==> flow/design.v (excerpt) <==
module matrix_mul(
    input wire clk,
    input wire reset,
    input wire start,
    input wire [8:0][7:0] matrix_a,
    input wire [8:0][7:0] matrix_b,
    output reg [8:0][15:0] result,
    output reg done
);
For scale: roughly 960 cells after synthesis, roughly 180 flip-flops, roughly 12000 um^2 of cells after synthesis.
make LEC_CHECK=0 CAP_MARGIN=20 CORE_MARGIN=2 CORE_UTILIZATION=59 CTS_CLUSTER_SIZE=87 SETUP_SLACK_MARGIN=1.15 SLEW_MARGIN=20 TNS_END_PERCENT=5 finish   # period 4.39 ns
run.sh (not shown) runs the stock make flow with config.mk's settings and CLKGATE_MAP_FILE=.
The first run completed and failed the layout checks on setup timing.
Change:
Settings changed: CTS_CLUSTER_SIZE 87 to unset, SETUP_SLACK_MARGIN 1.15 to -0.35.
Result: The new run ran to the end with violations: setup timing. Core utilization shrinks by 3.2 points. Final area shrinks by 3.5%.
Change:
Settings changed: CORE_UTILIZATION 59 to 66, SETUP_SLACK_MARGIN -0.35 to unset, TNS_END_PERCENT 5 to 70.
Clock period 4.39 ns to 6.67 ns, I/O delays scaled along.
This time the run died in global routing.
Die size falls by about 10%.
Synthesized cell count is unchanged.
Synthesized area stays the same.
Change:
Settings changed: CORE_UTILIZATION 66 to 40, HOLD_SLACK_MARGIN set to 0.03, PLACE_DENSITY set to 0.6, TNS_END_PERCENT 70 to 60.
Clock period 6.67 ns to 10.0 ns, I/O delays scaled along.
Result: Now the flow finished clean. Die size goes up by well over a third. Area after synthesis does not change. Synthesized cell count stays the same.
Change:
Settings changed: ABC_AREA set to 1, CAP_MARGIN 20 to 0, CORE_ASPECT_RATIO set to 0.51, CORE_UTILIZATION 40 to 55, CTS_CLUSTER_DIAMETER set to 376, CTS_CLUSTER_SIZE set to 90, HOLD_SLACK_MARGIN 0.03 to -0.07, PLACE_DENSITY 0.6 to unset, SLEW_MARGIN 20 to 5, TNS_END_PERCENT 60 to 15.
After rerunning:
- non-clock buffer count went down by 2
- wire length went up by 21%
- worst setup slack improves by 230 ps
- final area went up by 1.7%
- clock-buffer cell count went up by 1

The RTL this note starts from:
==> flow/design.v <==
module matrix_mul(
    input wire clk,
    input wire reset,
    input wire start,
    input wire [8:0][7:0] matrix_a,
    input wire [8:0][7:0] matrix_b,
    output reg [8:0][15:0] result,
    output reg done
);
reg [3:0] state;
reg [3:0] i, j, k;
reg [15:0] sum;
localparam IDLE = 4'd0, MULTIPLY = 4'd1, DONE = 4'd2;
always @(posedge clk or posedge reset) begin
    if (reset) begin
        state <= IDLE;
        done <= 0;
        i <= 0;
        j <= 0;
        k <= 0;
        sum <= 0;
    end else begin
        case (state)
            IDLE: begin
                if (start) begin
                    state <= MULTIPLY;
                    i <= 0;
                    j <= 0;
                    k <= 0;
                    sum <= 0;
                    done <= 0;
                end
            end
            MULTIPLY: begin
                if (k == 3) begin
                    result[i*3 + j] <= sum;
                    sum <= 0;
                    k <= 0;
                    if (j == 2) begin
                        j <= 0;
                        if (i == 2) begin
                            state <= DONE;
                        end else begin
                            i <= i + 1;
                        end
                    end else begin
                        j <= j + 1;
                    end
                end else begin
                    sum <= sum + matrix_a[i*3 + k] * matrix_b[k*3 + j];
                    k <= k + 1;
                end
            end
            DONE: begin
                done <= 1;
                state <= IDLE;
            end
        endcase
    end
end
endmodule
Settings: LEC_CHECK=0, ABC_AREA=1, CAP_MARGIN=10, CORE_ASPECT_RATIO=0.81, CORE_MARGIN=8, CORE_UTILIZATION=27, CTS_CLUSTER_DIAMETER=387, GPL_TIMING_DRIVEN=1, HOLD_SLACK_MARGIN=0.03, PLACE_DENSITY=0.6, SLEW_MARGIN=20, TNS_END_PERCENT=60; clock period 5.05 ns.
The first run produced a layout that fails on setup timing.
Next try:
Settings changed: ABC_AREA 1 to not set, CAP_MARGIN 10 to 20, CORE_ASPECT_RATIO 0.81 to not set, CORE_MARGIN 8 to 2, CORE_UTILIZATION 27 to 37, CTS_CLUSTER_DIAMETER 387 to not set, GPL_TIMING_DRIVEN 1 to not set, HOLD_SLACK_MARGIN 0.03 to not set, TNS_END_PERCENT 60 to not set.
Clock period 5.05 ns to 7.91 ns, I/O delays scaled along.
Outcome: With this change the flow produced a clean layout. Wire length decreases by 30%. Die area decreases by 37%. Synthesized area decreases by 4.2%. Cell area decreases by 14%. Worst hold slack improved by 0.038 ns.
Next try:
Settings changed: CORE_UTILIZATION 37 to 59, HOLD_SLACK_MARGIN set to 0.3, PLACE_DENSITY 0.6 to not set, SETUP_SLACK_MARGIN set to -0.35.
Clock period 7.91 ns to 4.39 ns, I/O delays scaled along.
With this change the flow finished but fails on setup timing; design area went up by 10%; clock skew went up by 0.0066 ns; setup slack got worse by 2.7 ns; count of clock-buffer cells in the layout stays the same.
Next try:
Settings changed: CTS_CLUSTER_SIZE set to 89, HOLD_SLACK_MARGIN 0.3 to not set, SETUP_SLACK_MARGIN -0.35 to 1.15, TNS_END_PERCENT set to 5.
After rerunning: The new run finished with setup timing left. Die area stays the same. Design area rose by 1.7%. Area after synthesis does not change. Worst setup slack loses 0.35 ns. Critical path depth climbs by 3. Worst hold slack gets worse by 0.0093 ns. Synthesized cell count is unchanged.
Next try:
Settings changed: CORE_UTILIZATION 59 to 40, CTS_CLUSTER_SIZE 89 to not set, PLACE_DENSITY set to 0.6, SETUP_SLACK_MARGIN 1.15 to not set, TNS_END_PERCENT 5 to not set.
Clock period 4.39 ns to 10.0 ns, I/O delays scaled along.
What happened: The changed run produced a clean layout. Routed wire length went down by 31%. Setup slack is better by 4.8 ns. Final area is lower by 12%. Hold slack loses 0.0032 ns. Flip-flop count is unchanged. Clock skew hardly moves. Synthesized area does not change.
Next try:
Settings changed: CAP_MARGIN 20 to 25, CORE_ASPECT_RATIO set to 1.86, CORE_UTILIZATION 40 to 55, CTS_CLUSTER_DIAMETER set to 376, CTS_CLUSTER_SIZE set to 80, HOLD_SLACK_MARGIN set to -0.07, PLACE_DENSITY 0.6 to not set, SLEW_MARGIN 20 to 5, TNS_END_PERCENT set to 15.
Global-route usage climbs by 5.9 points.
Synthesized area is unchanged.
Count of clock-buffer cells in the layout rose by 4.
Sequential share of layout area came out higher by 0.20 points.
First-iteration DRC count is lower by about a fifth.
Non-clock buffer count rises by 5.
Final area is lower slightly.
Hold slack got worse by 0.017 ns.
